`design/flow/design.v`:
```
module axi_gpio
#(
    parameter C_ALL_INPUTS        = 0,             
    parameter C_ALL_OUTPUTS       = 0,             
    parameter C_GPIO_WIDTH        = 32,            
    parameter C_DOUT_DEFAULT      = 32'h00000000,  
    parameter C_TRI_DEFAULT       = 32'hFFFFFFFF,  
    parameter C_IS_DUAL           = 0,             
    parameter C_ALL_INPUTS_2      = 0,             
    parameter C_ALL_OUTPUTS_2     = 0,             
    parameter C_GPIO2_WIDTH       = 32,            
    parameter C_DOUT_DEFAULT_2    = 32'h00000000,  
    parameter C_TRI_DEFAULT_2     = 32'hFFFFFFFF,  
    parameter C_INTERRUPT_PRESENT = 0              
)
(
    input  logic        ACLK,                     
    input  logic        ARESETn,                  
    input  logic  [8:0] s_axi_AWADDR,             
    input  logic        s_axi_AWVALID,            
    output logic        s_axi_AWREADY,            
    input  logic [31:0] s_axi_WDATA,              
    input  logic  [3:0] s_axi_WSTRB,              
    input  logic        s_axi_WVALID,             
    output logic        s_axi_WREADY,             
    output logic  [1:0] s_axi_BRESP,              
    output logic        s_axi_BVALID,             
    input  logic        s_axi_BREADY,             
    input  logic  [8:0] s_axi_ARADDR,             
    input  logic        s_axi_ARVALID,            
    output logic        s_axi_ARREADY,            
    output logic [31:0] s_axi_RDATA,              
    output logic  [1:0] s_axi_RRESP,              
    output logic        s_axi_RVALID,             
    input  logic        s_axi_RREADY,             
    output logic ip2intc_irpt,                    
    input  logic  [C_GPIO_WIDTH-1:0] gpio_io_i,   
    output logic  [C_GPIO_WIDTH-1:0] gpio_io_o,   
    output logic  [C_GPIO_WIDTH-1:0] gpio_io_t,   
    input  logic [C_GPIO2_WIDTH-1:0] gpio2_io_i,  
    output logic [C_GPIO2_WIDTH-1:0] gpio2_io_o,  
    output logic [C_GPIO2_WIDTH-1:0] gpio2_io_t   
);
localparam REG_GPIO_IO       = 9'h000;  
localparam REG_GPIO_IO_T     = 9'h004;  
localparam REG_GPIO2_IO      = 9'h008;  
localparam REG_GPIO2_IO_T    = 9'h00C;  
localparam REG_GLOBAL_INT_EN = 9'h11C;  
localparam REG_IP_INT_EN     = 9'h120;  
localparam REG_IP_INT_STATUS = 9'h128;  
localparam GPIO_IO_HIGH_0  = (C_GPIO_WIDTH >  8) ?  7 : C_GPIO_WIDTH-1;
localparam GPIO_IO_HIGH_1  = (C_GPIO_WIDTH > 16) ? 15 : C_GPIO_WIDTH-1;
localparam GPIO_IO_HIGH_2  = (C_GPIO_WIDTH > 24) ? 23 : C_GPIO_WIDTH-1;
localparam GPIO_IO_HIGH_3  = (C_GPIO_WIDTH > 32) ? 31 : C_GPIO_WIDTH-1;
localparam GPIO2_IO_HIGH_0 = (C_GPIO2_WIDTH >  8) ?  7 : C_GPIO2_WIDTH-1;
localparam GPIO2_IO_HIGH_1 = (C_GPIO2_WIDTH > 16) ? 15 : C_GPIO2_WIDTH-1;
localparam GPIO2_IO_HIGH_2 = (C_GPIO2_WIDTH > 24) ? 23 : C_GPIO2_WIDTH-1;
localparam GPIO2_IO_HIGH_3 = (C_GPIO2_WIDTH > 32) ? 31 : C_GPIO2_WIDTH-1;
logic [8:0] awaddr;
logic [8:0] araddr;
logic [C_GPIO_WIDTH-1:0]  gpio_io_i_reg;
logic [C_GPIO2_WIDTH-1:0] gpio2_io_i_reg;
logic [C_GPIO_WIDTH-1:0]  gpio_io_i_reg2;
logic [C_GPIO2_WIDTH-1:0] gpio2_io_i_reg2;
logic global_int_en;
logic [1:0] ip_int_en;
logic [1:0] ip_int_status;
logic clk;
logic rst;  
logic write_strobe;
logic read_strobe;
logic wr_reg_gpio_io;
logic wr_reg_gpio_io_t;
logic wr_reg_gpio2_io;
logic wr_reg_gpio2_io_t;
logic wr_reg_global_int_en;
logic wr_reg_ip_int_en;
logic wr_reg_ip_int_status;
assign clk = ACLK;
always_ff @(posedge clk) begin
    rst <= ~ARESETn;
end
assign write_strobe = s_axi_AWVALID && s_axi_WVALID && !s_axi_BVALID;
assign awaddr = {s_axi_AWADDR[8:2], 2'b00};
assign wr_reg_gpio_io       = (awaddr == REG_GPIO_IO      );
assign wr_reg_gpio_io_t     = (awaddr == REG_GPIO_IO_T    );
assign wr_reg_gpio2_io      = (awaddr == REG_GPIO2_IO     );
assign wr_reg_gpio2_io_t    = (awaddr == REG_GPIO2_IO_T   );
assign wr_reg_global_int_en = (awaddr == REG_GLOBAL_INT_EN);
assign wr_reg_ip_int_en     = (awaddr == REG_IP_INT_EN    );
assign wr_reg_ip_int_status = (awaddr == REG_IP_INT_STATUS);
assign s_axi_BRESP = 2'b00;  
generate
if (!C_ALL_INPUTS) begin
    if (C_GPIO_WIDTH > 0) begin
        always_ff @(posedge clk) begin
            if (rst)
                gpio_io_o[GPIO_IO_HIGH_0:0] <= C_DOUT_DEFAULT[GPIO_IO_HIGH_0:0];
            else if (write_strobe && wr_reg_gpio_io && s_axi_WSTRB[0])
                gpio_io_o[GPIO_IO_HIGH_0:0] <= s_axi_WDATA[GPIO_IO_HIGH_0:0];
        end
    end
    if (C_GPIO_WIDTH > 8) begin
        always_ff @(posedge clk) begin
            if (rst)
                gpio_io_o[GPIO_IO_HIGH_1:8] <= C_DOUT_DEFAULT[GPIO_IO_HIGH_1:8];
            else if (write_strobe && wr_reg_gpio_io && s_axi_WSTRB[1])
                gpio_io_o[GPIO_IO_HIGH_1:8] <= s_axi_WDATA[GPIO_IO_HIGH_1:8];
        end
    end
    if (C_GPIO_WIDTH > 16) begin
        always_ff @(posedge clk) begin
            if (rst)
                gpio_io_o[GPIO_IO_HIGH_2:16] <= C_DOUT_DEFAULT[GPIO_IO_HIGH_2:16];
            else if (write_strobe && wr_reg_gpio_io && s_axi_WSTRB[2])
                gpio_io_o[GPIO_IO_HIGH_2:16] <= s_axi_WDATA[GPIO_IO_HIGH_2:16];
        end
    end
    if (C_GPIO_WIDTH > 24) begin
        always_ff @(posedge clk) begin
            if (rst)
                gpio_io_o[GPIO_IO_HIGH_3:24] <= C_DOUT_DEFAULT[GPIO_IO_HIGH_3:24];
            else if (write_strobe && wr_reg_gpio_io && s_axi_WSTRB[3])
                gpio_io_o[GPIO_IO_HIGH_3:24] <= s_axi_WDATA[GPIO_IO_HIGH_3:24];
        end
    end
end
else begin
    assign gpio_io_o = C_DOUT_DEFAULT;
end
if (!C_ALL_INPUTS && !C_ALL_OUTPUTS) begin
    if (C_GPIO_WIDTH > 0) begin
        always_ff @(posedge clk) begin
            if (rst)
                gpio_io_t[GPIO_IO_HIGH_0:0] <= C_DOUT_DEFAULT[GPIO_IO_HIGH_0:0];
            else if (write_strobe && wr_reg_gpio_io_t && s_axi_WSTRB[0])
                gpio_io_t[GPIO_IO_HIGH_0:0] <= s_axi_WDATA[GPIO_IO_HIGH_0:0];
        end
    end
    if (C_GPIO_WIDTH > 8) begin
        always_ff @(posedge clk) begin
            if (rst)
                gpio_io_t[GPIO_IO_HIGH_1:8] <= C_DOUT_DEFAULT[GPIO_IO_HIGH_1:8];
            else if (write_strobe && wr_reg_gpio_io_t && s_axi_WSTRB[1])
                gpio_io_t[GPIO_IO_HIGH_1:8] <= s_axi_WDATA[GPIO_IO_HIGH_1:8];
        end
    end
    if (C_GPIO_WIDTH > 16) begin
        always_ff @(posedge clk) begin
            if (rst)
                gpio_io_t[GPIO_IO_HIGH_2:16] <= C_DOUT_DEFAULT[GPIO_IO_HIGH_2:16];
            else if (write_strobe && wr_reg_gpio_io_t && s_axi_WSTRB[2])
                gpio_io_t[GPIO_IO_HIGH_2:16] <= s_axi_WDATA[GPIO_IO_HIGH_2:16];
        end
    end
    if (C_GPIO_WIDTH > 24) begin
        always_ff @(posedge clk) begin
            if (rst)
                gpio_io_t[GPIO_IO_HIGH_3:24] <= C_DOUT_DEFAULT[GPIO_IO_HIGH_3:24];
            else if (write_strobe && wr_reg_gpio_io_t && s_axi_WSTRB[3])
                gpio_io_t[GPIO_IO_HIGH_3:24] <= s_axi_WDATA[GPIO_IO_HIGH_3:24];
        end
    end
end
else begin
    assign gpio_io_t = C_TRI_DEFAULT;
end
if (C_IS_DUAL && !C_ALL_INPUTS_2) begin
    if (C_GPIO2_WIDTH > 0) begin
        always_ff @(posedge clk) begin
            if (rst)
                gpio2_io_o[GPIO2_IO_HIGH_0:0] <= C_DOUT_DEFAULT[GPIO2_IO_HIGH_0:0];
            else if (write_strobe && wr_reg_gpio2_io && s_axi_WSTRB[0])
                gpio2_io_o[GPIO2_IO_HIGH_0:0] <= s_axi_WDATA[GPIO2_IO_HIGH_0:0];
        end
    end
    if (C_GPIO2_WIDTH > 8) begin
        always_ff @(posedge clk) begin
            if (rst)
                gpio2_io_o[GPIO2_IO_HIGH_1:8] <= C_DOUT_DEFAULT[GPIO2_IO_HIGH_1:8];
            else if (write_strobe && wr_reg_gpio2_io && s_axi_WSTRB[1])
                gpio2_io_o[GPIO2_IO_HIGH_1:8] <= s_axi_WDATA[GPIO2_IO_HIGH_1:8];
        end
    end
    if (C_GPIO2_WIDTH > 16) begin
        always_ff @(posedge clk) begin
            if (rst)
                gpio2_io_o[GPIO2_IO_HIGH_2:16] <= C_DOUT_DEFAULT[GPIO2_IO_HIGH_2:16];
            else if (write_strobe && wr_reg_gpio2_io && s_axi_WSTRB[2])
                gpio2_io_o[GPIO2_IO_HIGH_2:16] <= s_axi_WDATA[GPIO2_IO_HIGH_2:16];
        end
    end
    if (C_GPIO2_WIDTH > 24) begin
        always_ff @(posedge clk) begin
            if (rst)
                gpio2_io_o[GPIO2_IO_HIGH_3:24] <= C_DOUT_DEFAULT[GPIO2_IO_HIGH_3:24];
            else if (write_strobe && wr_reg_gpio2_io && s_axi_WSTRB[3])
                gpio2_io_o[GPIO2_IO_HIGH_3:24] <= s_axi_WDATA[GPIO2_IO_HIGH_3:24];
        end
    end
end
else begin
    assign gpio2_io_o = C_DOUT_DEFAULT_2;
end
if (C_IS_DUAL && !C_ALL_INPUTS_2 && !C_ALL_OUTPUTS_2) begin
    if (C_GPIO2_WIDTH > 0) begin
        always_ff @(posedge clk) begin
            if (rst)
                gpio2_io_t[GPIO2_IO_HIGH_0:0] <= C_DOUT_DEFAULT[GPIO2_IO_HIGH_0:0];
            else if (write_strobe && wr_reg_gpio2_io_t && s_axi_WSTRB[0])
                gpio2_io_t[GPIO2_IO_HIGH_0:0] <= s_axi_WDATA[GPIO2_IO_HIGH_0:0];
        end
    end
    if (C_GPIO2_WIDTH > 8) begin
        always_ff @(posedge clk) begin
            if (rst)
                gpio2_io_t[GPIO2_IO_HIGH_1:8] <= C_DOUT_DEFAULT[GPIO2_IO_HIGH_1:8];
            else if (write_strobe && wr_reg_gpio2_io_t && s_axi_WSTRB[1])
                gpio2_io_t[GPIO2_IO_HIGH_1:8] <= s_axi_WDATA[GPIO2_IO_HIGH_1:8];
        end
    end
    if (C_GPIO2_WIDTH > 16) begin
        always_ff @(posedge clk) begin
            if (rst)
                gpio2_io_t[GPIO2_IO_HIGH_2:16] <= C_DOUT_DEFAULT[GPIO2_IO_HIGH_2:16];
            else if (write_strobe && wr_reg_gpio2_io_t && s_axi_WSTRB[2])
                gpio2_io_t[GPIO2_IO_HIGH_2:16] <= s_axi_WDATA[GPIO2_IO_HIGH_2:16];
        end
    end
    if (C_GPIO2_WIDTH > 24) begin
        always_ff @(posedge clk) begin
            if (rst)
                gpio2_io_t[GPIO2_IO_HIGH_3:24] <= C_DOUT_DEFAULT[GPIO2_IO_HIGH_3:24];
            else if (write_strobe && wr_reg_gpio2_io_t && s_axi_WSTRB[3])
                gpio2_io_t[GPIO2_IO_HIGH_3:24] <= s_axi_WDATA[GPIO2_IO_HIGH_3:24];
        end
    end
end
else begin
    assign gpio2_io_t = C_TRI_DEFAULT;
end
if (C_INTERRUPT_PRESENT) begin
    always_ff @(posedge clk) begin
        if (rst) begin
            global_int_en <= 1'b0;
            ip_int_en <= 2'b00;
        end
        else if (write_strobe) begin
            if (wr_reg_global_int_en && s_axi_WSTRB[3]) global_int_en <= s_axi_WDATA[31];
            if (wr_reg_ip_int_en && s_axi_WSTRB[0]) ip_int_en <= s_axi_WDATA[1:0];
        end
    end
end
else begin
    assign global_int_en = 1'b0;
    assign ip_int_en = 2'b00;
end
endgenerate
always_ff @(posedge clk) begin
    if (rst) begin
        s_axi_AWREADY <= 1'b0;
        s_axi_WREADY  <= 1'b0;
        s_axi_BVALID  <= 1'b0;
    end
    else begin
        s_axi_AWREADY <= write_strobe;
        s_axi_WREADY  <= write_strobe;
        if (write_strobe) begin
            s_axi_BVALID  <= 1'b1;
        end
        else if (s_axi_BVALID) begin
            s_axi_BVALID  <= ~s_axi_BREADY;
        end
    end
end
generate
if (!C_ALL_OUTPUTS) begin
    always_ff @(posedge clk) begin
        gpio_io_i_reg  <= gpio_io_i;
    end
end
else begin
    assign gpio_io_i_reg = '0;
end
if (C_IS_DUAL && !C_ALL_OUTPUTS_2) begin
    always_ff @(posedge clk) begin
        gpio2_io_i_reg <= gpio2_io_i;
    end
end
else begin
    assign gpio2_io_i_reg = '0;
end
endgenerate
generate
if (C_INTERRUPT_PRESENT) begin
    always_ff @(posedge clk) begin
        if (rst) begin
            gpio_io_i_reg2  <= '0;
            gpio2_io_i_reg2 <= '0;
            ip_int_status   <= '0;
            ip2intc_irpt    <= 1'b0;
        end
        else begin
            gpio_io_i_reg2  <= gpio_io_i_reg;
            if (gpio_io_i_reg != gpio_io_i_reg2) begin
                ip_int_status[0] <= 1'b1;
            end
            else if (write_strobe && wr_reg_ip_int_status && s_axi_WSTRB[0]) begin
                ip_int_status[0] <= s_axi_WDATA[0] ^ ip_int_status[0];
            end
            gpio2_io_i_reg2 <= gpio2_io_i_reg;
            if (gpio2_io_i_reg != gpio2_io_i_reg2) begin
                ip_int_status[1] <= 1'b1;
            end
            else if (write_strobe && wr_reg_ip_int_status && s_axi_WSTRB[0]) begin
                ip_int_status[1] <= s_axi_WDATA[1] ^ ip_int_status[1];
            end
            ip2intc_irpt <= |ip_int_status[1:0];
        end
    end
end
else begin
    assign ip2intc_irpt = 1'b0;
    assign ip_int_status = 2'b00;
    assign gpio_io_i_reg2 = '0;
    assign gpio2_io_i_reg2 = '0;
end
endgenerate
assign read_strobe = s_axi_ARVALID && !s_axi_RVALID;
assign s_axi_RRESP = 2'b00;  
assign araddr = {s_axi_ARADDR[8:2],2'b00};
always_ff @(posedge clk) begin
    if (rst) begin
        s_axi_ARREADY <= '0;
        s_axi_RDATA   <= '0;
        s_axi_RVALID  <= '0;
    end
    else begin
        s_axi_ARREADY <= read_strobe;
        if (read_strobe) begin
            s_axi_RDATA <= 32'd0;  
            unique case (araddr)
                REG_GPIO_IO       : s_axi_RDATA <= gpio_io_i_reg;           
                REG_GPIO_IO_T     : s_axi_RDATA <= gpio_io_t;               
                REG_GPIO2_IO      : s_axi_RDATA <= gpio2_io_i_reg;          
                REG_GPIO2_IO_T    : s_axi_RDATA <= gpio2_io_t;              
                REG_GLOBAL_INT_EN : s_axi_RDATA <= {global_int_en, 30'd0};  
                REG_IP_INT_EN     : s_axi_RDATA <= {30'd0, ip_int_en};      
                REG_IP_INT_STATUS : s_axi_RDATA <= {30'd0, ip_int_status};  
                default : s_axi_RDATA <= 32'd0;          
            endcase
        end
        if (read_strobe) begin
            s_axi_RVALID <= 1'b1;
        end
        else if (s_axi_RVALID) begin
            s_axi_RVALID <= ~s_axi_RREADY;
        end
    end
end
endmodule
module axi_gpio_expanded
#(
    parameter C_ALL_INPUTS        = 0,             
    parameter C_ALL_OUTPUTS       = 0,             
    parameter C_GPIO_WIDTH        = 32,            
    parameter C_DOUT_DEFAULT      = 32'h00000000,  
    parameter C_TRI_DEFAULT       = 32'hFFFFFFFF,  
    parameter C_IS_DUAL           = 1,             
    parameter C_ALL_INPUTS_2      = 0,             
    parameter C_ALL_OUTPUTS_2     = 0,             
    parameter C_GPIO2_WIDTH       = 32,            
    parameter C_DOUT_DEFAULT_2    = 32'h00000000,  
    parameter C_TRI_DEFAULT_2     = 32'hFFFFFFFF,  
    parameter C_INTERRUPT_PRESENT = 1              
)
(
    input logic ACLK,     
    input logic ARESETn,  
    input  logic              [8:2] AWADDR,    
    input  logic              [2:0] AWPROT,    
    input  logic                    AWVALID,   
    output logic                    AWREADY,   
    input  logic             [31:0] WDATA,   
    input  logic              [3:0] WSTRB,   
    input  logic                    WVALID,  
    output logic                    WREADY,  
    output logic              [1:0] BRESP,   
    output logic                    BVALID,  
    input  logic                    BREADY,  
    input  logic              [8:2] ARADDR,    
    input  logic              [2:0] ARPROT,    
    input  logic                    ARVALID,   
    output logic                    ARREADY,   
    output logic             [31:0] RDATA,   
    output logic              [1:0] RRESP,   
    output logic                    RVALID,  
    input  logic                    RREADY,  
    output logic ip2intc_irpt,                    
    input  logic  [C_GPIO_WIDTH-1:0] gpio_io_i,   
    output logic  [C_GPIO_WIDTH-1:0] gpio_io_o,   
    output logic  [C_GPIO_WIDTH-1:0] gpio_io_t,   
    input  logic [C_GPIO2_WIDTH-1:0] gpio2_io_i,  
    output logic [C_GPIO2_WIDTH-1:0] gpio2_io_o,  
    output logic [C_GPIO2_WIDTH-1:0] gpio2_io_t   
);
   axi_gpio #(.C_ALL_INPUTS(C_ALL_INPUTS),
              .C_ALL_OUTPUTS(C_ALL_OUTPUTS),
              .C_GPIO_WIDTH(C_GPIO_WIDTH),
              .C_DOUT_DEFAULT(C_DOUT_DEFAULT),
              .C_TRI_DEFAULT(C_TRI_DEFAULT),
              .C_IS_DUAL(C_IS_DUAL),
              .C_ALL_INPUTS_2(C_ALL_INPUTS_2),
              .C_ALL_OUTPUTS_2(C_ALL_OUTPUTS_2),
              .C_GPIO2_WIDTH(C_GPIO2_WIDTH),
              .C_DOUT_DEFAULT_2(C_DOUT_DEFAULT_2),
              .C_TRI_DEFAULT_2(C_TRI_DEFAULT_2),
              .C_INTERRUPT_PRESENT(C_INTERRUPT_PRESENT))
     gpio(.ACLK(ACLK), .ARESETn(ARESETn),
          .s_axi_AWADDR({AWADDR, 2'b00}), .s_axi_AWVALID(AWVALID), .s_axi_AWREADY(AWREADY),
          .s_axi_WDATA(WDATA), .s_axi_WSTRB(WSTRB), .s_axi_WVALID(WVALID), .s_axi_WREADY(WREADY),
          .s_axi_BRESP(BRESP), .s_axi_BVALID(BVALID), .s_axi_BREADY(BREADY),
          .s_axi_ARADDR({ARADDR, 2'b00}), .s_axi_ARVALID(ARVALID), .s_axi_ARREADY(ARREADY),
          .s_axi_RDATA(RDATA), .s_axi_RRESP(RRESP), .s_axi_RVALID(RVALID), .s_axi_RREADY(RREADY),
          .ip2intc_irpt(ip2intc_irpt),
          .gpio_io_i(gpio_io_i), .gpio_io_o(gpio_io_o), .gpio_io_t(gpio_io_t),
          .gpio2_io_i(gpio2_io_i), .gpio2_io_o(gpio2_io_o), .gpio2_io_t(gpio2_io_t));
endmodule
```
`design/flow/run.sh`:
```
#!/bin/bash
# the make line also repeats each setting of config.mk as NAME=value (left out here)
make -C /OpenROAD-flow-scripts/flow DESIGN_CONFIG=/design/flow/config.mk WORK_HOME=/design/flow/orfs CLKGATE_MAP_FILE= finish
```
`design/flow/config.mk`:
```
export PLATFORM = sky130hd
export DESIGN_NAME = axi_gpio_expanded
export DESIGN_NICKNAME = axi_gpio_expanded
export VERILOG_FILES = /design/flow/design.v
export SDC_FILE = /design/flow/constraint.sdc
export NUM_CORES = 4
export LEC_CHECK = 0
export ABC_AREA = 0
export CAP_MARGIN = 20
export CELL_PAD_IN_SITES_DETAIL_PLACEMENT = 0
export CELL_PAD_IN_SITES_GLOBAL_PLACEMENT = 0
export CORE_ASPECT_RATIO = 0.99
export CORE_MARGIN = 2
export CORE_UTILIZATION = 72
export GPL_ROUTABILITY_DRIVEN = 0
export GPL_TIMING_DRIVEN = 1
export MAX_ROUTING_LAYER = met5
export PLACE_DENSITY = 0.37
export SETUP_SLACK_MARGIN = 0.51
export SLEW_MARGIN = 20
```
`design/flow/constraint.sdc`:
```
create_clock -name core_clock -period 1.73 [get_ports {ACLK}]
set_input_delay 0.3460 -clock core_clock [delete_from_list [all_inputs] [get_ports {ACLK}]]
set_output_delay 0.3460 -clock core_clock [all_outputs]
set_load 0.01 [all_outputs]
```
==> Changelog: implementation, run 1 <==
### Physical design

* Simple-Gate Fraction of Synth Area at 18.9%
* Core area at 14500 um^2
* Synth Register Bits at 299
* Yosys xor share at 5.45%
* Die Area at 15700 um^2
* Place WS at -0.906 ns
* Synth Seq Share at 56.4%
* Most common cell in the synthesized netlist: dfxtp_1
* Dominant Register Cell: dfxtp_1
* Fp_density at 73.0%
* Die x size at between 100 and 150 um
* Post-synth top cells: dfxtp_1 (299), nand2_1 (270), a21oi_1 (135)
* Async SR Flop Fraction at 0%
* Distinct lib cells at 37
* Aoi share at 9.12%
* Avg Cell Area, Syn at about 9.9 um^2
* Yosys adder share at 0%
* Exit stage: clock tree synthesis (4_1_cts)
* Syn. warnings at 1
* Port Buffers at 286
* Mux frac, synth at 7.05%
* Cell taking the most area after synthesis: dfxtp_1
* Area leader share at 56.4%
* Placed Instance Area at 14100 um^2
* Die Y at 125 um
* Top logic family: simple AND/OR/NAND/NOR gates
* Mapped Area at 10600 um^2
* Synth area leaders: dfxtp_1 (56%), nand2_1 (9.6%), mux4_2 (6.6%)
* Outcome: aborted with a tool error
* Error: [ERROR DPL-0038] Utilization greater than 100%, impossible to legalize
* Hpwl dp at ~31000 um
* Rows at roughly 44
* Cell count after synthesis at roughly 1100
* Number of cells in Yosys stat at roughly 1100
* Post-synth EDFFs at 0
* Yosys stat area at 10600 um^2
* I/O pin total at 297
-- through the flow --
| step | power, uW | cells | utilization, % |
|---|---|---|---|
| after global placement | 8320 | 1539 | 97.0 |
| after detailed placement | 8420 | 1539 | 97.0 |
| after floorplan | 7790 | 1073 | - |
==> run 2: changes to the inputs <==
Settings changed: ABC_AREA 0 to 1, CAP_MARGIN 20 to 25, CELL_PAD_IN_SITES_DETAIL_PLACEMENT 0 to 2, CELL_PAD_IN_SITES_GLOBAL_PLACEMENT 0 to 3, CORE_ASPECT_RATIO 0.99 to 0.76, CORE_MARGIN 2 to 7, CORE_UTILIZATION 72 to 25, GPL_TIMING_DRIVEN 1 to 0, HOLD_SLACK_MARGIN set to 0.19, MAX_ROUTING_LAYER met5 to met4, MIN_ROUTING_LAYER set to met1, PLACE_DENSITY 0.37 to unset, SETUP_SLACK_MARGIN 0.51 to unset, TNS_END_PERCENT set to 40.
Clock period 1.73 ns to 4.62 ns, I/O delays scaled along.
==> Changelog: implementation, run 2 <==
### Metrics

* Outcome: finished clean
* Tool Warnings at 33
* WHS Endpoint: gpio.gpio2_io_o[16]
* Worst setup EP type: register
* Clock sink count at between 200 and 300
* CTS tree: yes
* Worst min-delay path startpoint: gpio.gpio2_io_o[16]
* Cell taking the most area after synthesis: dfxtp_1
* Post-synth EDFFs at 0 (unchanged)
* # fillers at slightly above 5000
* Top logic family: AND-OR/OR-AND gates
* Hold/Removal Path Class: register to register
* Dominant cell type by count on the critical path: o21ai_0
* Bufs and invs on worst path at 2
* FMAX at 353 MHz
* Remaining antenna violation count after routing at 0
* CP Depth at 8
* PwrDens at 368 nW/um^2
* LEAKAGE at 0.00594 uW
* Final global-route overflow total at 0
* Insertion Delay late pin at between 0.5 and 0.6 ns
* P_seq at approximately 2700 uW
* Fin util at 36.3%
* Max VDD drop at 0.000229 V
* R2R Setup Slk at 2.61 ns
* H-tree lvl count at 2
* Final Hold Vio Count at 0
* Worst Reg-to-Reg Cells at 5
* Core area at 44400 um^2 (+210%)
* Post-CTS Setup Bufs at 0
* Layout area overhead at 41.9%
* Setup CP Type: input pin to register
* CP max stage cell: clkdlybuf4s50_1
* Area leader share at 52.7% (-3.7 points)
* Final Setup Violations at 0
* Avg Cell Area, Syn at 8.12 um^2 (-18%)
* Final setup margin at around 1.8 ns
* Vias per cell at around 4.5
* Yosys stat area at 11400 um^2 (+7.1%)
* Fin crit share at 61.2%
* Synth Register Bits at 299 (unchanged)
* Fp_density at 25.6% (-47 points)
* Most common cell in the synthesized netlist: dfxtp_1
* Vias at roughly 10000
* I/O pin total at 297 (unchanged)
* Comb pwr share at 6.8%
* Final Max Slew Viols at 0
* Synth area leaders: dfxtp_1 (53%), o21ai_0 (7.9%), inv_1 (7.5%)
* Switching share of power at a little under a quarter
* Drt pass-1 iters at 4
* Die Y at 200 um (+60%)
* Distinct lib cells at 29 (-22%)
* Detailed Route Iter0 Violations at 343
* Hold Buf Count CTS at 0
* Vias in the first global route at around 11000
* Total CTS buffers at 35
* DRC Markers at 0
* Total Routing Usage GR at a little under a fifth
* Antenna violations before repair at 0
* Crit-path cells: clkdlybuf4s50_1 -> nand2_1 -> nor2_4 -> nand2_2 -> clkbuf_1 -> o21ai_0 -> o21ai_0 -> a21oi_1
* Post-CTS sizing at 0
* Aoi share at 16.8% (+7.7 points)
* Port Buffers at 286 (unchanged)
* Rows at 67 (+52%)
* First-pass GRT wire length at 72200 um
* Worst slew pin tran at 0.801 ns
* Setup_tns at 0 ns
* Clock network power share at between 40% and 50%
* FF-to-FF End: gpio.s_axi_RDATA[30]
* Worst-path clk slew at 0.06 ns
* Yosys adder share at 0% (unchanged)
* Pin count of the biggest net entering global routing at 14
* Critical Path Max Stage Delay at between 0.5 and 0.6 ns
* Clock Tree Buf Depth at 3
* Syn. warnings at 1 (unchanged)
* Crit path required time at roughly 5.1 ns
* Place WS at 1.22 ns (+2.13 ns)
* Type of origin of the critical path: input pin
* Comb power at 406 uW
* Total Nets Final at 1852
* Cell count after synthesis at 1399 (+31%)
* Top pwr grp: the clock network
* Mapped Area at 11400 um^2 (+7.1%)
* Dominant Register Cell: dfxtp_1
* NetSw at 1400 uW
* Post-synth top cells: dfxtp_1 (299), inv_1 (226), o21ai_0 (179)
* Die x size at 259 um (+110%)
* Number of cells in Yosys stat at 1399 (+31%)
* Max Fanout on Critical Path at 10
* Async SR Flop Fraction at 0% (unchanged)
* Hpwl dp at 39900 um (+27%)
* Routed WL per cell at between 20 and 25 um
* Seq pwr share at 45.4%
* Die Area at 51700 um^2 (+230%)
* Root Buffer: clkbuf_16
* Clock skew at 0.0170 ns
* Yosys xor share at 4.01% (-1.4 points)
* Worst setup path end: gpio.s_axi_RDATA[4]
* Clk. pwr at around 2800 uW
* Mux frac, synth at 0% (-7.1 points)
* RSZ-0062 raised after global routing: no
* WP data arrival at about 3.3 ns
* Synth Seq Share at 52.7% (-3.7 points)
* Worst Hold Path Cells at 2
* Worst setup path startpoint: ARADDR[2]
* Crit-path leading delay family: buffers and inverters
* Worst rel slew slack at 46.6%
* Worst reg2reg startpoint: gpio.s_axi_RVALID
* Simple-Gate Fraction of Synth Area at 15.3% (-3.7 points)
* Maxcap violations at 0
* Power Internal at between 4000 and 5000 uW
* DRT Wirelength at 49900 um
* Final Critical Period at 2.83 ns
-- run 2: layout make-up --
cell class,count,area [um^2],share of cell area [%]
Buffer,72,414,2.57
Tap cell,586,733,4.55
Antenna cell,1,2.50,0.0155
Multi-Input combinational cell,803,4120,25.5
Clock inverter,8,118,0.730
Sequential cell,299,5990,37.1
Timing Repair Buffer,286,2860,17.8
Clock buffer,51,1030,6.38
Inverter,228,856,5.31
-- run 2: metrics by stage --
stage	power, uW	cell area [um^2]	std cells	hold WS [ns]
floorplan	2920	11400	1402	0.429
global placement	3160	15000	2274	0.433
detailed placement	3170	15000	2274	0.442
CTS	6050	16100	2333	0.449
global route	6170	16100	2333	0.460
finish	5940	16100	2334	0.445
-- run 2: per-layer routing --
layer	GRT usage (%)	share of wire, %
met5	-	0
met1	23.6	45
met4	3.57	1.6
met3	4.20	5.1
met2	32.7	48
==> run 3: changes to the inputs <==
Settings changed: CAP_MARGIN 25 to 5, CELL_PAD_IN_SITES_DETAIL_PLACEMENT 2 to 0, CELL_PAD_IN_SITES_GLOBAL_PLACEMENT 3 to 0, CORE_ASPECT_RATIO 0.76 to 0.96, CORE_MARGIN 7 to 2, HOLD_SLACK_MARGIN 0.19 to unset, MIN_ROUTING_LAYER met1 to unset, PLACE_DENSITY_LB_ADDON set to 0.11, TNS_END_PERCENT 40 to 15.
Clock period 4.62 ns to 3.24 ns, I/O delays scaled along.
==> Changelog: implementation, run 3 <==
### Metrics

* Syn. warnings at 1 (unchanged)
* RSZ-0062 raised after global routing: no
* Final Max Slew Viols at 0 (unchanged)
* Post-synth EDFFs at 0 (unchanged)
* Worst rel slew slack at 34.0% (-13 points)
* Total CTS buffers at 36 (+2.9%)
* Metal3 WL at 2560 um (-0.27%)
* Remaining antenna violation count after routing at 0 (unchanged)
* Yosys adder share at 0% (unchanged)
* Vias at 10000 (-4.3%)
* Comb pwr share at 6.8% (about the same)
* FMAX at 403 MHz
* Yosys xor share at 4.01% (unchanged)
* Bufs and invs on worst path at 3 (+1)
* FF-to-FF End: gpio.ip2intc_irpt
* Aoi share at 16.8% (unchanged)
* Worst Hold Path Cells at 2 (unchanged)
* Synth Register Bits at 299 (unchanged)
* Final Hold Vio Count at 0 (unchanged)
* Place WS at 0.114 ns (-1.11 ns)
* PwrDens at 512 nW/um^2 (+39%)
* Number of cells in Yosys stat at 1399 (unchanged)
* Hpwl dp at 34500 um (-13%)
* DR top layer: met4
* Fin util at 35.7% (-0.54 points)
* Distinct lib cells at 29 (unchanged)
* Final Setup Violations at 0 (unchanged)
* Crit-path cells: clkdlybuf4s50_1 -> inv_1 -> nand2_2 -> nor2_4 -> nand2_2 -> clkbuf_1 -> o21ai_0 -> o21ai_0 -> a21oi_1
* Antenna cells at 0 (-1)
* Type of origin of the critical path: input pin
* Die Y at 213 um (+6.5%)
* Simple-Gate Fraction of Synth Area at 15.3% (unchanged)
* Setup_tns at 0 ns (unchanged)
* Seq pwr share at 46.9% (+1.5 points)
* DRT Wirelength at 44000 um (-12%)
* Switching share of power at 23.7% (+0.085 points)
* Final global-route overflow total at 0 (unchanged)
* Maxcap violations at 0 (unchanged)
* CTS tree: yes
* Clock Tree Buf Depth at 3 (unchanged)
* Most common cell in the synthesized netlist: dfxtp_1
* Final Critical Period at 2.48 ns
* Clock skew at 0.0141 ns (-0.00284 ns)
* Detailed Route Iter0 Violations at 481 (+40%)
* Routed WL per cell at 18.9 um (-12%)
* Fin crit share at 76.6% (+15 points)
* I/O pin total at 297 (unchanged)
* Mux frac, synth at 0% (unchanged)
* Crit-path leading delay family: buffers and inverters
* Hold/Removal Path Class: register to register
* First-pass GRT wire length at 64000 um (-11%)
* Vias in the first global route at 10000 (-12%)
* Avg Cell Area, Syn at 8.12 um^2 (unchanged)
* Vias per cell at 4.29 (-4.2%)
* Tool Warnings at 32 (-3.0%)
* Met1 WL at 20000 um (-10%)
* NetSw at 1940 uW (+39%)
* Worst setup path startpoint: ARADDR[5]
* Post-synth top cells: dfxtp_1 (299), inv_1 (226), o21ai_0 (179)
* Final Cell Area at 16000 um^2 (-0.48%)
* Worst Reg-to-Reg Cells at 3 (-2)
* Worst slew pin tran at 0.989 ns (+0.189 ns)
* Top pwr grp: sequential cells
* Clock sink count at 299 (unchanged)
* WP data arrival at 2.88 ns (-0.40 ns)
* Antenna violations before repair at 1 (+1)
* Clock network power share at 46.3% (-1.4 points)
* Worst setup path end: gpio.s_axi_RDATA[14]
* Synth Seq Share at 52.7% (unchanged)
* Async SR Flop Fraction at 0% (unchanged)
* Worst setup EP type: register
* R2R Setup Slk at 1.22 ns (-1.39 ns)
* Metal2 WL at 20600 um (-15%)
* Max VDD drop at 0.000268 V (+17%)
* Max Fanout on Critical Path at 10 (unchanged)
* Final setup margin at 0.758 ns (-1.03 ns)
* WHS Endpoint: gpio.gpio2_io_o[28]
* Area leader share at 52.7% (unchanged)
* H-tree lvl count at 2 (unchanged)
* Critical Path Max Stage Delay at 0.56 ns (about the same)
* Port Buffers at 286 (unchanged)
* Worst Hold Slack at 0.445 ns (-0.000118 ns)
* Worst min-delay path startpoint: gpio.gpio2_io_o[28]
* CP max stage cell: clkbuf_1
* Total Routing Usage GR at 19.0% (-0.21 points)
* Worst-path clk slew at 0.06 ns (about the same)
* Placed Instance Area at 15000 um^2 (about the same)
* Synth area leaders: dfxtp_1 (53%), o21ai_0 (7.9%), inv_1 (7.5%)
* Layout area overhead at 41.2%
* Yosys stat area at 11400 um^2 (unchanged)
* Post-CTS sizing at 0 (unchanged)
* Core area at 44900 um^2 (+1.0%)
* Comb power at 560 uW (+38%)
* Hold Buf Count CTS at 0 (unchanged)
* Power Internal at 6270 uW (+38%)
* Die Area at 47200 um^2 (-8.7%)
* DRC Markers at 0 (unchanged)
* Crit path required time at 3.64 ns (-1.43 ns)
* Total Nets Final at 1853 (+0.054%)
* Rows at 76 (+13%)
* Setup CP Type: input pin to register
* LEAKAGE at 0.00591 uW (-0.55%)
* Post-CTS Setup Bufs at 0 (unchanged)
* CP Depth at 9 (+1)
* Insertion Delay late pin at 0.54 ns (about the same)
* Die x size at 222 um (-14%)
* P_seq at 3850 uW (+43%)
* Mapped Area at 11400 um^2 (unchanged)
* Clk. pwr at 3800 uW (+34%)
* Dominant Register Cell: dfxtp_1
* Drt pass-1 iters at 16 (+12)
* Cell count after synthesis at 1399 (unchanged)
* Fp_density at 25.3% (-0.26 points)
* Worst reg2reg startpoint: gpio.rst
* Top logic family: AND-OR/OR-AND gates
* Pin count of the biggest net entering global routing at 12 (-2)
* Outcome: finished clean
* Root Buffer: clkbuf_16
* Cell taking the most area after synthesis: dfxtp_1
==> run 3: per-stage QoR <==
stage                     total power [uW]  cells
after floorplan                       4160   1402
after global placement                4490   2273
after detailed placement              4490   2273
after CTS                             8350   2331
after global routing                  8520   2331
final                                 8210   2331
==> run 3: cell type report <==
| type | instances | area (um^2) |
|---|---|---|
| fill | 4736 | 28800 |
| sequential | 299 | 5990 |
| multi-input combinational | 803 | 4120 |
| timing repair buffer | 286 | 2860 |
| clock buffer | 51 | 1010 |
| inverter | 228 | 856 |
| tap | 585 | 732 |
| buffer | 72 | 414 |
| clock inverter | 7 | 63.8 |
==> run 3: layer usage <==
metal / up-vias / track usage [%]
met5: - / -
met4: 0 / 5.29
met3: 49 / 4.27
met2: 245 / 30.8
met1: 4614 / 23.7
li1: 5101 / -
==> run 4: changes to the inputs <==
Settings changed: ABC_AREA 1 to 0, CAP_MARGIN 5 to 20, CORE_ASPECT_RATIO 0.96 to 0.99, CORE_UTILIZATION 25 to 66, GPL_TIMING_DRIVEN 0 to 1, HOLD_SLACK_MARGIN set to 0.29, MAX_ROUTING_LAYER met4 to met5, PLACE_DENSITY_LB_ADDON 0.11 to unset, TNS_END_PERCENT 15 to unset.
Clock period 3.24 ns to 1.98 ns, I/O delays scaled along.
==> Changelog: implementation, run 4 <==
### Metrics

* Crit path required time at 2.34 ns (-1.30 ns)
* Worst-path clk slew at 0.07 ns (about the same)
* Outcome: finished with violations
* Async SR Flop Fraction at 0% (unchanged)
* Post-synth EDFFs at 0 (unchanged)
* Post-synth top cells: dfxtp_1 (299), nand2_1 (270), a21oi_1 (135)
* FF-to-FF End: gpio.ip_int_status[1]
* Yosys stat area at 10600 um^2 (-6.6%)
* Final Hold Vio Count at 0 (unchanged)
* GR met2 Demand/Resource at 80.2% (+49 points)
* Worst min-delay path startpoint: gpio2_io_i[8]
* Routed WL per cell at 32.6 um (+73%)
* Die Area at 17100 um^2 (-64%)
* Maxcap violations at 1 (+1)
* Clock sink count at 299 (unchanged)
* Mapped Area at 10600 um^2 (-6.6%)
* Worst slew pin tran at 1.57 ns (+0.583 ns)
* Die Y at 130 um (-39%)
* Layout check faults: capacitance limit, slew limit, setup timing
* LEAKAGE at 0.00548 uW (-7.4%)
* Worst setup path end: gpio.ip_int_status[1]
* Fp_density at 66.8% (+41 points)
* Yosys xor share at 5.45% (+1.4 points)
* Root Buffer: clkbuf_16
* Final global-route overflow total at 0 (unchanged)
* Hpwl dp at 24700 um (-29%)
* Power Internal at 9720 uW (+55%)
* Detailed Route Iter0 Violations at 2466 (+410%)
* NetSw at 3390 uW (+74%)
* FMAX at 349 MHz
* Port Buffers at 286 (unchanged)
* Crit-path cells: xnor2_1 -> nand4_1 -> nor4_1 -> buf_4 -> a31oi_1
* Cell count after synthesis at 1070 (-24%)
* Critical Path Max Stage Delay at 0.84 ns (+0.28 ns)
* Total Routing Usage GR at 50.6% (+32 points)
* Top pwr grp: sequential cells
* Setup CP Type: register to register
* Seq pwr share at 48.3% (+1.4 points)
* Area leader share at 56.4% (+3.7 points)
* Switching share of power at 25.9% (+2.2 points)
* Distinct lib cells at 37 (+28%)
* Top logic family: simple AND/OR/NAND/NOR gates
* Antenna violations before repair at 8 (+7)
* Setup_tns at -4.91 ns (-4.91 ns)
* Simple-Gate Fraction of Synth Area at 18.9% (+3.7 points)
* DRC Markers at 0 (unchanged)
* Mux frac, synth at 7.05% (+7.1 points)
* P_seq at 6340 uW (+65%)
* H-tree lvl count at 1 (-1)
* Grt met1 use at 56.7% (+33 points)
* Max VDD drop at 0.000713 V (+170%)
* Worst setup EP type: register
* Final Max Slew Viols at 2 (+2)
* Clock skew at 0.0246 ns (+0.0105 ns)
* Comb power at 1040 uW (+86%)
* Final Critical Period at roughly 2.9 ns
* First-pass GRT wire length at 65500 um (+2.3%)
* Worst Reg-to-Reg Cells at 5 (+2)
* Most common cell in the synthesized netlist: dfxtp_1
* Worst rel slew slack at -5.79% (-40 points)
* Worst setup path startpoint: gpio.gpio2_io_i_reg[21]
* Avg Cell Area, Syn at 9.91 um^2 (+22%)
* WP data arrival at 3.22 ns (+0.34 ns)
* Clock network power share at 43.7% (-2.6 points)
* R2R Setup Slk at -0.88 ns (-2.10 ns)
* Total Nets Final at 1515 (-18%)
* Aoi share at 9.12% (-7.7 points)
* Busiest grt layer: met2
* Fin crit share at 145% (+68 points)
* I/O pin total at 297 (unchanged)
* Hold/Removal Path Class: input pin to register
* Clk. pwr at 5730 uW (+51%)
* Total CTS buffers at 29 (-19%)
* Synth Seq Share at 56.4% (+3.7 points)
* CP Depth at 5 (-4)
* Comb pwr share at 7.9% (+1.1 points)
* Remaining antenna violation count after routing at 0 (unchanged)
* Tool Warnings at 39 (+22%)
* Layout area overhead at 43.1%
* CTS tree: yes
* Type of origin of the critical path: register
* Insertion Delay late pin at 0.60 ns (+0.06 ns)
* Met3 GRT Util at 18.5% (+14 points)
* Bufs and invs on worst path at 1 (-2)
* Max Fanout on Critical Path at 3 (-7)
* Placed Instance Area at 13900 um^2 (-7.0%)
* Synth area leaders: dfxtp_1 (56%), nand2_1 (9.6%), mux4_2 (6.6%)
* PwrDens at 863 nW/um^2 (+69%)
* Final Setup Violations at 97 (+97)
* Number of cells in Yosys stat at 1070 (-24%)
* Vias in the first global route at 10800 (+7.6%)
* Rows at 46 (-39%)
* Yosys adder share at 0% (unchanged)
* Cell taking the most area after synthesis: dfxtp_1
* Fin util at 95.6% (+60 points)
* Worst Hold Path Cells at 1 (-1)
* Pin count of the biggest net entering global routing at 155 (+143)
* Die x size at 131 um (-41%)
* Worst reg2reg startpoint: gpio.gpio2_io_i_reg[21]
* Dominant Register Cell: dfxtp_1
* WHS Endpoint: gpio.gpio2_io_i_reg[8]
* Final setup margin at -0.883 ns (-1.64 ns)
* Syn. warnings at 1 (unchanged)
* CP max stage cell: xnor2_1
* DRT Wirelength at 53100 um (+21%)
* Vias per cell at 7.21 (+68%)
* Core area at 15900 um^2 (-65%)
* Synth Register Bits at 299 (unchanged)
* Final Cell Area at 15200 um^2 (-5.3%)
* Clock Tree Buf Depth at 3 (unchanged)
* Drt pass-1 iters at 9 (-7)
* Vias at 11700 (+17%)
* RSZ-0062 raised after global routing: yes
* # fillers at 373 (-92%)
* Crit-path leading delay family: simple AND/OR/NAND/NOR gates
## run 4: final cells by class
class                      instances  area (um^2)  share of cell area, %
clock buffer                      43          878                   5.78
tap                              216          270                   1.78
sequential                       299         6000                   39.5
clock inverter                     8         45.0                  0.297
multi-input combinational        702         4450                   29.3
timing repair buffer             346         3480                   23.0
inverter                          10         37.5                  0.247
antenna                            4         10.0                 0.0659
## run 4: metrics by stage
| stage | setup WS (ns) | total power (uW) | cells | hold WS, ns |
|---|---|---|---|---|
| 6_report | -0.883 | 13100 | 1628 | 0.241 |
| 5_1_grt | -0.985 | 13200 | 1624 | 0.266 |
| 4_1_cts | 0.00454 | 12600 | 1616 | 0.293 |
| 3_5_place_dp | -0.550 | 7270 | 1560 | 0.447 |
| 3_3_place_gp | -0.353 | 7230 | 1560 | 0.435 |
| 2_1_floorplan | 0.120 | 6770 | 1073 | 0.424 |
## run 4: metal layers
layer  wire length [um]  vias up
li1                   -     4224
met1              15700     5216
met2              21800     1623
met3               8540      678
met4               6960        0
met5                  0        -
## run 4: what timing repair did
| item | in CTS | in global routing |
|---|---|---|
| hold buffers | 5 | 2 |
| hold endpoints to repair | 5 | 2 |
| endpoints found under the setup margin | 8 | 109 |
| setup buffers | 0 | 4 |
| cloned | 0 | 2 |
| gates resized | 5 | 54 |
| pin swaps | 1 | 8 |
==> run 5: changes to the inputs <==
Settings changed: ABC_AREA 0 to unset, CAP_MARGIN 20 to 0, CELL_PAD_IN_SITES_DETAIL_PLACEMENT 0 to unset, CELL_PAD_IN_SITES_GLOBAL_PLACEMENT 0 to unset, CORE_ASPECT_RATIO 0.99 to unset, CORE_UTILIZATION 66 to 64, CTS_CLUSTER_SIZE set to 33, GPL_ROUTABILITY_DRIVEN 0 to unset, GPL_TIMING_DRIVEN 1 to unset, HOLD_SLACK_MARGIN 0.29 to 0.3, MAX_ROUTING_LAYER met5 to unset, SETUP_SLACK_MARGIN set to -0.15.
Clock period 1.98 ns to 1.76 ns, I/O delays scaled along.
==> Changelog: implementation, run 5 <==
### Physical design

* I/O pin total at 297 (unchanged)
* H-tree lvl count at 1 (unchanged)
* Port Buffers at 286 (unchanged)
* Dominant Register Cell: dfxtp_1
* Post-CTS Setup Bufs at 0 (unchanged)
* Number of cells in Yosys stat at 1070 (unchanged)
* Synth Register Bits at 299 (unchanged)
* Distinct lib cells at 37 (unchanged)
* Place WS at -0.655 ns (-0.106 ns)
* Avg Cell Area, Syn at 9.91 um^2 (unchanged)
* Synth area leaders: dfxtp_1 (56%), nand2_1 (9.6%), mux4_2 (6.6%)
* Yosys xor share at 5.45% (unchanged)
* Post-synth EDFFs at 0 (unchanged)
* Mux frac, synth at 7.05% (unchanged)
* Fp_density at 64.7% (-2.1 points)
* Hpwl dp at 24100 um (-2.1%)
* Rows at 47 (+2.2%)
* Clock Tree Buf Depth at 3 (unchanged)
* Cell count after synthesis at 1070 (unchanged)
* Aoi share at 9.12% (unchanged)
* Yosys stat area at 10600 um^2 (unchanged)
* Die Area at 17600 um^2 (+3.0%)
* Top logic family: simple AND/OR/NAND/NOR gates
* Total CTS buffers at 29 (unchanged)
* Die x size at 133 um (+1.0%)
* Die Y at 133 um (+2.0%)
* Most common cell in the synthesized netlist: dfxtp_1
* Exit stage: global routing (5_1_grt)
* Post-synth top cells: dfxtp_1 (299), nand2_1 (270), a21oi_1 (135)
* Gpl congestion at 0.888
* Async SR Flop Fraction at 0% (unchanged)
* Yosys adder share at 0% (unchanged)
* Syn. warnings at 1 (unchanged)
* Cell taking the most area after synthesis: dfxtp_1
* Clock sink count at 299 (unchanged)
* Mapped Area at 10600 um^2 (unchanged)
* Core area at 16400 um^2 (+3.3%)
* Outcome: aborted with a tool error
* Simple-Gate Fraction of Synth Area at 18.9% (unchanged)
* Area leader share at 56.4% (unchanged)
* Synth Seq Share at 56.4% (unchanged)
* Placed insts at 1586 (+1.7%)
* Root Buffer: clkbuf_16
==> run 5: timing repair <==
action	in CTS
pin swaps	0
hold buffers	55
hold endpoints to repair	55
resized	3
setup endpoints to repair	4
==> run 5: per-stage QoR <==
step	instance area, um^2	hold slack [ns]
2_1_floorplan	10600	0.380
3_3_place_gp	14100	0.436
3_5_place_dp	14100	0.446
4_1_cts	15600	0.306
==> run 6: changes to the inputs <==
Settings changed: ABC_AREA set to 0, CAP_MARGIN 0 to 20, CELL_PAD_IN_SITES_DETAIL_PLACEMENT set to 0, CELL_PAD_IN_SITES_GLOBAL_PLACEMENT set to 0, CORE_ASPECT_RATIO set to 1.46, CORE_UTILIZATION 64 to 45, CTS_CLUSTER_SIZE 33 to 90, GPL_ROUTABILITY_DRIVEN set to 1, GPL_TIMING_DRIVEN set to 1, HOLD_SLACK_MARGIN 0.3 to 0.28, MAX_ROUTING_LAYER set to met5, PLACE_DENSITY set to 0.35, SETUP_SLACK_MARGIN -0.15 to unset.
Clock period 1.76 ns to 1.84 ns, I/O delays scaled along.
==> Changelog: implementation, run 6 <==
### Metrics

* Number of cells in Yosys stat at 1070 (unchanged)
* Synth area leaders: dfxtp_1 (56%), nand2_1 (9.6%), mux4_2 (6.6%)
* Bufs and invs on worst path at 1
* Insertion Delay late pin at 0.56 ns
* Maxcap violations at 0
* Aoi share at 9.12% (unchanged)
* LEAKAGE at 0.00674 uW
* Worst Hold Path Cells at 2
* WP data arrival at around 1.5 ns
* Worst min-delay path startpoint: ARESETn
* Yosys stat area at 10600 um^2 (unchanged)
* Total Routing Usage GR at 26.5%
* Pin count of the biggest net entering global routing at between 100 and 150
* Switching share of power at between 20% and 30%
* Max Fanout on Critical Path at 2
* Power Internal at 11100 uW
* Worst-path clk slew at ~0.06 ns
* NetSw at 3120 uW
* Core area at 23100 um^2 (+41%)
* Rows at 67 (+43%)
* Max VDD drop at between 0.0009 and 0.001 V
* Clock network power share at 45.0%
* CTS tree: yes
* Area leader share at 56.4% (unchanged)
* Comb power at between 1000 and 1500 uW
* Final Setup Violations at 0
* Vias at 8933
* Crit-path cells: clkdlybuf4s50_1
* Fp_density at 46.0% (-19 points)
* Top pwr grp: sequential cells
* Setup CP Type: register to output port
* Drt pass-1 iters at 5
* Post-synth EDFFs at 0 (unchanged)
* Detailed Route Iter0 Violations at a little under 500
* Crit-path leading delay family: buffers and inverters
* H-tree lvl count at 1 (unchanged)
* Post-synth top cells: dfxtp_1 (299), nand2_1 (270), a21oi_1 (135)
* Syn. warnings at 1 (unchanged)
* R2R Setup Slk at 0.09 ns
* P_seq at about 6800 uW
* Worst slew pin tran at 0.692 ns
* Final Max Slew Viols at 0
* Mapped Area at 10600 um^2 (unchanged)
* PwrDens at roughly 900 nW/um^2
* CP Depth at 1
* Comb pwr share at between 7 and 8%
* Cell count after synthesis at 1070 (unchanged)
* Routed WL per cell at 18.8 um
* DRC Markers at 0
* Clock Tree Buf Depth at 3 (unchanged)
* I/O pin total at 297 (unchanged)
* Root Buffer: clkbuf_16
* Mux frac, synth at 7.05% (unchanged)
* CP max stage cell: clkdlybuf4s50_1
* Hold/Removal Path Class: input pin to register
* Worst reg2reg startpoint: gpio.s_axi_BVALID
* WHS Endpoint: gpio.rst
* Worst setup EP type: output port
* Fin util at 69.1%
* Worst rel slew slack at 53.9%
* Gpl congestion at 0.847 (-4.7%)
* Yosys adder share at 0% (unchanged)
* Avg Cell Area, Syn at 9.91 um^2 (unchanged)
* Logic cell area at 4400 um^2
* Final global-route overflow total at 0
* Hpwl dp at 24400 um (+1.0%)
* Top logic family: simple AND/OR/NAND/NOR gates
* FMAX at approximately 550 MHz
* Synth Register Bits at 299 (unchanged)
* Port Buffers at 286 (unchanged)
* Distinct lib cells at 37 (unchanged)
* Simple-Gate Fraction of Synth Area at 18.9% (unchanged)
* Async SR Flop Fraction at 0% (unchanged)
* Worst Reg-to-Reg Cells at 6
* Synth Seq Share at 56.4% (unchanged)
* Tool Warnings at 36
* First-pass GRT wire length at between 50000 and 60000 um
* Type of origin of the critical path: register
* Critical Path Max Stage Delay at 0.55 ns
* FF-to-FF End: gpio.ip_int_en[1]
* Fin crit share at 98.7%
* Clock sink count at 299 (unchanged)
* Total CTS buffers at 29 (unchanged)
* Final Hold Vio Count at 0
* Total Nets Final at roughly 1600
* Clk. pwr at approximately 6400 uW
* Worst setup path startpoint: gpio.s_axi_RDATA[24]
* Placed insts at 1672 (+5.4%)
* Crit path required time at roughly 1.5 ns
* Yosys xor share at 5.45% (unchanged)
* Dominant Register Cell: dfxtp_1
* Vias per cell at 5.00
* Seq pwr share at 47.7%
* Vias in the first global route at 8884
* Cell taking the most area after synthesis: dfxtp_1
* # fillers at 1838
* Worst setup path end: RDATA[24]
* Die Area at 24800 um^2 (+41%)
* Most common cell in the synthesized netlist: dfxtp_1
* Outcome: finished clean
* Clock skew at 0.0152 ns
* Die Y at 190 um (+43%)
* DRT Wirelength at 33600 um
* Final Critical Period at approximately 1.8 ns
* Layout area overhead at 50.1%
* Finished Layout Cells at around 1800
* Antenna violations before repair at 0
* Antenna cells at 0
* Remaining antenna violation count after routing at 0
* Sequential cell area at 6000 um^2
* Die x size at 131 um (-1.3%)
## run 6: cell type report
cell class / instances / area share (%)
multi-input combinational: 702 / 27.7
clock inverter: 16 / 1.41
timing repair buffer: 414 / 25.4
inverter: 10 / 0.236
sequential: 299 / 37.7
tap: 310 / 2.44
clock buffer: 37 / 5.12
## run 6: routing by layer
layer,vias to the layer above,GRT usage [%],part of all wire (%)
met4,0,10.7,4.0
met2,310,43.6,48
met1,4199,33.5,41
met5,-,0,0
met3,63,5.62,7.1
li1,4361,-,-
## run 6: metrics by stage
step / setup slack, ns / instance area, um^2 / hold slack (ns) / total power [uW] / TNS [ns]
after floorplan: 0.00825 / 10600 / 0.396 / 7290 / 0
after global placement: -0.577 / 14200 / 0.434 / 7840 / -53.67
after detailed placement: -0.588 / 14200 / 0.443 / 7840 / -58.76
after CTS: 0.000234 / 15700 / 0.291 / 14300 / 0
after global routing: -0.00112 / 15900 / 0.283 / 14700 / -0.00112
final: 0.0243 / 15900 / 0.309 / 14200 / 0
## run 6: what timing repair did
| action | 4_1_cts | 5_1_grt |
|---|---|---|
| setup endpoints to repair | 95 | 92 |
| hold endpoints to repair | 60 | 0 |
| pin swaps | 0 | 2 |
| gates resized | 103 | 51 |
| buffers inserted | 0 | 1 |
| cloned | 0 | 2 |
| hold buffers | 60 | 0 |
==> run 7: changes to the inputs <==
Settings changed: ABC_AREA 0 to 1, CELL_PAD_IN_SITES_DETAIL_PLACEMENT 0 to unset, CELL_PAD_IN_SITES_GLOBAL_PLACEMENT 0 to unset, CORE_ASPECT_RATIO 1.46 to unset, CORE_UTILIZATION 45 to 72, CTS_CLUSTER_DIAMETER set to 255, CTS_CLUSTER_SIZE 90 to 100, GPL_ROUTABILITY_DRIVEN 1 to unset, GPL_TIMING_DRIVEN 1 to unset, HOLD_SLACK_MARGIN 0.28 to unset, MAX_ROUTING_LAYER met5 to unset, PLACE_DENSITY 0.35 to 0.43, TNS_END_PERCENT set to 10.
Clock period 1.84 ns to 1.75 ns, I/O delays scaled along.
==> Changelog: implementation, run 7 <==
### Physical design

* Simple-Gate Fraction of Synth Area at 15.3% (-3.7 points)
* Number of cells in Yosys stat at 1399 (+31%)
* Avg Cell Area, Syn at 8.12 um^2 (-18%)
* Post-synth EDFFs at 0 (unchanged)
* Most common cell in the synthesized netlist: dfxtp_1
* H-tree lvl count at 1 (unchanged)
* Syn. warnings at 1 (unchanged)
* Yosys adder share at 0% (unchanged)
* Rows at 45 (-33%)
* Synth Register Bits at 299 (unchanged)
* Core area at 15300 um^2 (-34%)
* Area leader share at 52.7% (-3.7 points)
* Final global-route overflow total at 93
* Top logic family: AND-OR/OR-AND gates
* Clock Tree Buf Depth at 3 (unchanged)
* Async SR Flop Fraction at 0% (unchanged)
* Root Buffer: clkbuf_16
* Synth area leaders: dfxtp_1 (53%), o21ai_0 (7.9%), inv_1 (7.5%)
* Yosys xor share at 4.01% (-1.4 points)
* Total CTS buffers at 6 (-79%)
* Gpl congestion at 0.937 (+11%)
* Die Area at 16800 um^2 (-32%)
* Cell count after synthesis at 1399 (+31%)
* Dominant Register Cell: dfxtp_1
* Hpwl dp at 31500 um (+29%)
* Clock sink count at 299 (unchanged)
* Die Y at 130 um (-32%)
* Port Buffers at 286 (unchanged)
* Post-synth top cells: dfxtp_1 (299), inv_1 (226), o21ai_0 (179)
* Die x size at 130 um (-1.1%)
* Outcome: aborted with a tool error
* Yosys stat area at 11400 um^2 (+7.1%)
* Aoi share at 16.8% (+7.7 points)
* Exit stage: global routing (5_1_grt)
* Mux frac, synth at 0% (-7.1 points)
* Error: [ERROR GRT-0116] Global routing finished with congestion. Check the congestion regions in the DRC Viewer.
* I/O pin total at 297 (unchanged)
* Total Routing Usage GR at between 80% and 90%
* Mapped Area at 11400 um^2 (+7.1%)
* Distinct lib cells at 29 (-22%)
* Place WS at -0.420 ns (+0.168 ns)
* Synth Seq Share at 52.7% (-3.7 points)
* Cell taking the most area after synthesis: dfxtp_1
* Fp_density at 74.2% (+28 points)
==> run 7: stage by stage <==
stage,std cells,area [um^2],hold WS (ns),setup TNS [ns]
CTS,1905,15000,0.147,-0.195
detailed placement,1891,14800,0.439,-43.89
global placement,1891,14800,0.429,-23.04
floorplan,1402,11400,0.378,0
==> run 7: timing repair <==
item	CTS
setup endpoints to repair	172
buffers inserted	6
gates resized	318
hold buffers	0
==> run 7: metal layers <==
metal | overflow | GRT usage [%]
met1 | 0 | 78.9
met4 | 47 | 88.5
met5 | 1 | 13.8
met3 | 0 | 66.5
met2 | 45 | 96.3
==> run 8: changes to the inputs <==
Settings changed: CAP_MARGIN 20 to 10, CELL_PAD_IN_SITES_DETAIL_PLACEMENT set to 2, CELL_PAD_IN_SITES_GLOBAL_PLACEMENT set to 3, CORE_MARGIN 2 to 7, CORE_UTILIZATION 72 to 68, CTS_CLUSTER_DIAMETER 255 to unset, CTS_CLUSTER_SIZE 100 to unset, GPL_ROUTABILITY_DRIVEN set to 0, GPL_TIMING_DRIVEN set to 1, HOLD_SLACK_MARGIN set to 0.19, MAX_ROUTING_LAYER set to met4, MIN_ROUTING_LAYER set to met2, PLACE_DENSITY 0.43 to unset, TNS_END_PERCENT 10 to unset.
Clock period 1.75 ns to 4.62 ns, I/O delays scaled along.
==> Changelog: implementation, run 8 <==
### Physical design

* Exit stage: global placement without I/O (3_1_place_gp_skip_io)
* Post-synth EDFFs at 0 (unchanged)
* Yosys xor share at 4.01% (unchanged)
* Number of cells in Yosys stat at 1399 (unchanged)
* Avg Cell Area, Syn at 8.12 um^2 (unchanged)
* Die x size at 143 um (+11%)
* Fp_density at 69.0% (-5.2 points)
* Dominant Register Cell: dfxtp_1
* Async SR Flop Fraction at 0% (unchanged)
* Mapped Area at 11400 um^2 (unchanged)
* Distinct lib cells at 29 (unchanged)
* Simple-Gate Fraction of Synth Area at 15.3% (unchanged)
* Cell taking the most area after synthesis: dfxtp_1
* Die Area at 20500 um^2 (+22%)
* Core area at 16500 um^2 (+7.5%)
* Die Y at 143 um (+11%)
* Area leader share at 52.7% (unchanged)
* Aoi share at 16.8% (unchanged)
* Mux frac, synth at 0% (unchanged)
* Error: [ERROR GPL-0301] Utilization 151.414 % exceeds 100%.
* Synth Seq Share at 52.7% (unchanged)
* Yosys stat area at 11400 um^2 (unchanged)
* Top logic family: AND-OR/OR-AND gates
* Yosys adder share at 0% (unchanged)
* Synth Register Bits at 299 (unchanged)
* Synth area leaders: dfxtp_1 (53%), o21ai_0 (7.9%), inv_1 (7.5%)
* Cell count after synthesis at 1399 (unchanged)
* Rows at 47 (+4.4%)
* Outcome: aborted with a tool error
* Syn. warnings at 1 (unchanged)
* Post-synth top cells: dfxtp_1 (299), inv_1 (226), o21ai_0 (179)
* Most common cell in the synthesized netlist: dfxtp_1
==> run 9: changes to the inputs <==
Settings changed: CELL_PAD_IN_SITES_DETAIL_PLACEMENT 2 to 0, CELL_PAD_IN_SITES_GLOBAL_PLACEMENT 3 to 0, CORE_ASPECT_RATIO set to 1.25, CORE_MARGIN 7 to 2, CORE_UTILIZATION 68 to 25, CTS_CLUSTER_DIAMETER set to 288, GPL_TIMING_DRIVEN 1 to 0, HOLD_SLACK_MARGIN 0.19 to 0.12, MIN_ROUTING_LAYER met2 to unset, PLACE_DENSITY_LB_ADDON set to 0.18, SETUP_SLACK_MARGIN set to 0.54, SLEW_MARGIN 20 to 10, TNS_END_PERCENT set to 15.
Clock period 4.62 ns to 3.24 ns, I/O delays scaled along.
==> Changelog: implementation, run 9 <==
### Metrics

* Place WS at 0.343 ns
* Comb power at ~560 uW
* Fp_density at 25.3% (-44 points)
* Fin crit share at between 70% and 80%
* Post-CTS Setup Bufs at 0
* Worst min-delay path startpoint: gpio.gpio2_io_o[27]
* Antenna violations before repair at 2
* Async SR Flop Fraction at 0% (unchanged)
* Rows at 87 (+85%)
* Worst rel slew slack at 37.5%
* DRC Markers at 0
* Final Critical Period at approximately 2.3 ns
* Clk. pwr at 3950 uW
* Simple-Gate Fraction of Synth Area at 15.3% (unchanged)
* Hpwl dp at 34300 um
* CP Depth at 8
* RSZ-0062 raised after global routing: no
* Distinct lib cells at 29 (unchanged)
* Yosys xor share at 4.01% (unchanged)
* Clock Tree Buf Depth at 3
* Switching share of power at 23.8%
* FF-to-FF End: gpio.s_axi_RDATA[17]
* Worst setup EP type: register
* Post-synth top cells: dfxtp_1 (299), inv_1 (226), o21ai_0 (179)
* P_seq at between 3000 and 4000 uW
* Pin count of the biggest net entering global routing at 15
* First-pass GRT wire length at 63800 um
* Worst Hold Path Cells at 2
* Outcome: finished clean
* Root Buffer: clkbuf_16
* Post-CTS sizing at 0
* Clock network power share at 47.3%
* Core area at 45000 um^2 (+170%)
* Most common cell in the synthesized netlist: dfxtp_1
* Bufs and invs on worst path at 2
* Post-synth EDFFs at 0 (unchanged)
* Crit path required time at 3.69 ns
* Hold/Removal Path Class: register to register
* Dominant Register Cell: dfxtp_1
* Drt pass-1 iters at 5
* Comb pwr share at 6.7%
* Yosys adder share at 0% (unchanged)
* Final Max Slew Viols at 0
* CP max stage cell: clkdlybuf4s50_1
* FMAX at around 430 MHz
* Power Internal at between 6000 and 7000 uW
* WHS Endpoint: gpio.gpio2_io_o[27]
* PwrDens at 519 nW/um^2
* Die x size at 195 um (+36%)
* Setup_tns at 0 ns
* Die Y at 242 um (+69%)
* Hold Buf Count CTS at 0
* Worst setup path end: gpio.s_axi_RDATA[4]
* Crit-path cells: clkdlybuf4s50_1 -> nand2_1 -> nor2_4 -> nand2_2 -> clkbuf_1 -> o21ai_0 -> o21ai_0 -> a21oi_1
* Number of cells in Yosys stat at 1399 (unchanged)
* Cell count after synthesis at 1399 (unchanged)
* Max Fanout on Critical Path at 10
* Dominant cell type by count on the critical path: o21ai_0
* Clock sink count at 299
* Synth Seq Share at 52.7% (unchanged)
* Top logic family: AND-OR/OR-AND gates
* Worst Reg-to-Reg Cells at 5
* Worst-path clk slew at 0.06 ns
* Syn. warnings at 1 (unchanged)
* Tot Pwr at between 8000 and 9000 uW
* Port Buffers at 286
* Avg Cell Area, Syn at 8.12 um^2 (unchanged)
* Vias in the first global route at between 10000 and 15000
* DRT Wirelength at ~44000 um
* Synth Register Bits at 299 (unchanged)
* Maxcap violations at 0
* Worst reg2reg startpoint: gpio.s_axi_RVALID
* Detailed Route Iter0 Violations at 499
* H-tree lvl count at 2
* Mapped Area at 11400 um^2 (unchanged)
* NetSw at 1990 uW
* Remaining antenna violation count after routing at 0
* LEAKAGE at 0.00595 uW
* Die Area at 47200 um^2 (+130%)
* Setup CP Type: input pin to register
* Type of origin of the critical path: input pin
* Crit-path leading delay family: buffers and inverters
* Final global-route overflow total at 0
* I/O pin total at 297
* Max VDD drop at about 0.00026 V
* Total CTS buffers at 35
* CTS tree: yes
* Tool Warnings at 32
* Top pwr grp: the clock network
* Aoi share at 16.8% (unchanged)
* WP data arrival at 2.80 ns
* Final Setup Violations at 0
* Layout area overhead at 41.7%
* # fillers at 4709
* Seq pwr share at 46.0%
* Insertion Delay late pin at 0.53 ns
* Worst slew pin tran at about 0.94 ns
* Yosys stat area at 11400 um^2 (unchanged)
* Final Hold Vio Count at 0
* Vias at 10100
* Total Routing Usage GR at a little under a fifth
* R2R Setup Slk at 1.24 ns
* Worst setup path startpoint: ARADDR[3]
* Synth area leaders: dfxtp_1 (53%), o21ai_0 (7.9%), inv_1 (7.5%)
* Area leader share at 52.7% (unchanged)
* Mux frac, synth at 0% (unchanged)
* Final setup margin at 0.893 ns
* Critical Path Max Stage Delay at 0.52 ns
* Total Nets Final at roughly 1900
* Routed WL per cell at between 15 and 20 um
* Cell taking the most area after synthesis: dfxtp_1
* Clock skew at 0.0309 ns
* Vias per cell at around 4.3
[run 9: per-layer routing]
layer | wire length, um | GRT usage (%) | up-vias
li1 | - | - | 5112
met1 | 18500 | 21.9 | 4675
met2 | 21100 | 31.9 | 261
met3 | 2540 | 3.98 | 65
met4 | 1400 | 6.88 | 0
met5 | 0 | - | -
[run 9: metrics by stage]
step	utilization, %	hold WS (ns)	std cells	cell area (um^2)
after floorplan	-	0.429	1402	11400
after global placement	33.3	0.433	2266	15000
after detailed placement	33.3	0.438	2266	15000
after CTS	35.8	0.446	2328	16100
after global routing	35.8	0.466	2331	16100
final	35.8	0.445	2331	16100
[run 9: final cells by class]
cell class	count	area, um^2	area share [%]
flip-flops and latches	299	5990	37.2
multi-input cells	803	4120	25.6
repair buffers	286	2860	17.8
clock buffers	43	956	5.94
inverters	228	856	5.31
well taps	578	723	4.49
plain buffers	72	414	2.57
clock inverters	19	183	1.13
diodes	3	7.51	0.0466
Power and IR drop assume default switching activity.
